## run A
## mult16_top
module mult16_top (
  input         clk,
  input  [15:0] a,
  input  [15:0] b,
  output [31:0] p
);
  reg  [15:0] a_r, b_r;
  reg  [31:0] p_r;
  wire [31:0] o;
  multiplier_16bit u_mul (.a(a_r), .b(b_r), .o(o));
  always @(posedge clk) begin
    a_r <= a;
    b_r <= b;
    p_r <= o;
  end
  assign p = p_r;
endmodule
Settings: LEC_CHECK=0, ABC_AREA=0, CAP_MARGIN=15, CORE_MARGIN=2, CORE_UTILIZATION=70, CTS_CLUSTER_DIAMETER=275, CTS_CLUSTER_SIZE=39, HOLD_SLACK_MARGIN=-0.07, SETUP_SLACK_MARGIN=0.83, SLEW_MARGIN=20; clock period 7.17 ns.
run.sh (not shown) runs the stock make flow with config.mk's settings and CLKGATE_MAP_FILE=.
Completing all stages was not enough for run A: its layout failed the final checks because of setup timing.
Inputs modified between run A and run B:
Settings: CTS_CLUSTER_DIAMETER removed (was 275); ABC_AREA removed (was 0); CAP_MARGIN changed from 15 to 20; CORE_UTILIZATION changed from 70 to 58; HOLD_SLACK_MARGIN removed (was -0.07); CTS_CLUSTER_SIZE removed (was 39); SETUP_SLACK_MARGIN removed (was 0.83); the clock period (ns, I/O delays scaled along) changed from 7.17 to 7.9.
[summary]
From the logs: run B reached the end of the flow and failed the layout checks with setup timing. Comparing run A against run B, there is no change at all in cell depth of the worst flop-to-flop path. ~same share of the final layout cell area in sequential cells in run B and run A. Non-clock buffer count for run B is lower than for run A. Taking run A as the reference, in run B routing usage on met1 decreased 5.7 points; time the final worst path needs with I/O delays and setup decreased 0.046 ns; first-pass GRT wire length decreased 0.50%; setup slack increased 0.78 ns; vias after detailed routing decreased 89. Diff run B..run A | synthesized area | negligible.
Modified inputs, run C compared to run B
Settings: CORE_UTILIZATION changed from 58 to 57; the clock period (ns, I/O delays scaled along) changed from 7.9 to 7.89.
### Flow results
- Of run B and run C, not a single run came through the flow clean.
- Status run C: flow complete, layout not clean - setup timing
- Although it ran to completion, run B produced a layout that fails the final checks because of setup timing.
- Per the comparison of run C with run B, highest net fanout along the worst path moved up; sum of routed wire length over all layers shrank by 200 um; worst hold slack after final layout lost 0.074 ns.
- Delta (run C minus run B): final instance area essentially unchanged; placement-stage cell area ~0 delta.

========
Starting RTL as in the previous note.
Settings: LEC_CHECK=0, CAP_MARGIN=20, CORE_MARGIN=2, CORE_UTILIZATION=72, CTS_CLUSTER_DIAMETER=96, PLACE_DENSITY_LB_ADDON=0.06, SLEW_MARGIN=20; clock period 12.2 ns.
The starting point finished but failed the layout checks on setup timing.
==> next run, changes <==
--- a/flow/config.mk
+++ b/flow/config.mk
@@ -11,2 +11 @@
-export CTS_CLUSTER_DIAMETER = 96
-export PLACE_DENSITY_LB_ADDON = 0.06
+export PLACE_DENSITY = 0.67
==> flow/constraint.sdc (replaced) <==
create_clock -name core_clock -period 12.1 [get_ports {clk}]
set_input_delay 2.4200 -clock core_clock [delete_from_list [all_inputs] [get_ports {clk}]]
set_output_delay 2.4200 -clock core_clock [all_outputs]
set_load 0.01 [all_outputs]
=> The new run finished but fails on setup timing; first-iteration DRC count goes down by a few percent; worst setup slack degrades by 0.048 ns; utilization goes down by 0.12 points.

========
== the previous run ==
Starting RTL as in the previous note.
## mult16_top
module mult16_top (
  input         clk,
  input  [15:0] a,
  input  [15:0] b,
  output [31:0] p
);
clock: 6.15 ns
lec_check: 0
abc_area: 1
cap_margin: 20
core_aspect_ratio: 1.4
core_margin: 2
core_utilization: 72
cts_cluster_diameter: 348
cts_cluster_size: 96
place_density: 0.42
setup_slack_margin: 0.69
slew_margin: 20
Every stage of the previous run finished as expected; the final checks, on the other hand, flagged setup timing, which means the layout fails.
#### Input delta (the current run over the previous run)
Settings: clearing SETUP_SLACK_MARGIN, which used to be 0.69; clearing PLACE_DENSITY, which used to be 0.42; clearing CTS_CLUSTER_SIZE, which used to be 96; clearing CORE_ASPECT_RATIO, which used to be 1.4; clearing CTS_CLUSTER_DIAMETER, which used to be 348; putting PLACE_DENSITY_LB_ADDON at 0.14 where nothing was set; swapping 6.15 for 9.28 in the clock period (ns, I/O delays scaled along).
==> results <==
Of the current run and the previous run, not a single run came through the flow clean. The current run vs the previous run: pin count of the biggest net entering global routing up in the current run. The current run ended with less die height than the previous run. Diff the previous run -> the current run | average wire per cell in the routed design | decrease of 6.8%. Lower layout overhead on the synthesized area goes to the current run over the previous run. Post-layout instance area: the current run < the previous run. Sequential cell area essentially unchanged between the current run and the previous run. Re pre-placement core utilization: the current run and the previous run aren't equal, and the higher value belongs to the current run. The run showing the smaller share of cell area taken by multi-input logic gates is the previous run.

========
Setup of run 1:
Starting RTL as in the previous note.
Settings: LEC_CHECK=0, CAP_MARGIN=25, CELL_PAD_IN_SITES_DETAIL_PLACEMENT=2, CORE_ASPECT_RATIO=0.72, CORE_MARGIN=2, CORE_UTILIZATION=30, MAX_ROUTING_LAYER=met4, MIN_ROUTING_LAYER=met2, PLACE_DENSITY_LB_ADDON=0.26, SETUP_SLACK_MARGIN=4.38, SLEW_MARGIN=20; clock period 15.0 ns.
#### Input delta (run 2 over run 1)
- SETUP_SLACK_MARGIN removed (was 4.38)
- CORE_UTILIZATION changed from 30 to 50
- MIN_ROUTING_LAYER removed (was met2)
- CAP_MARGIN changed from 25 to 20
- CELL_PAD_IN_SITES_DETAIL_PLACEMENT removed (was 2)
- CORE_ASPECT_RATIO removed (was 0.72)
### Flow results
Having completed the whole flow, run 2 delivered a layout that passed the timing, design-rule and antenna checks. Run 1 closes out successfully: all stages finished, all timing, DRC and antenna checks passed. Comparing run 2 against run 1, there is no change at all in pin count of the biggest net entering global routing. Final period utilization is lower on run 1.
Input-level comparison between run 3 and run 2:
- putting GPL_TIMING_DRIVEN at 0 where nothing was set
- putting CORE_ASPECT_RATIO at 0.85 where nothing was set
- clearing PLACE_DENSITY_LB_ADDON, which used to be 0.26
- swapping 50 for 40 in CORE_UTILIZATION
- clearing MAX_ROUTING_LAYER, which used to be met4
==> comparison <==
- Of run 2 and run 3, run 2 shows the lower clock skew, with run 3 above it.
- NOTE: global-route wire length before repair in run 3 exceeds that of run 2
- Relative to run 2, biggest cell delay along the critical path has decreased by 0.09 ns in run 3.
- Compared with run 2, in run 3 met3 usage in global routing fell by 0.45 points, cell count rose by 95, clock buffer instance count of the final layout fell by 3, maximum clock rate stayed essentially flat.
- Count of buffer and inverter cells on the critical path, run 2 and run 3: smaller value in run 2
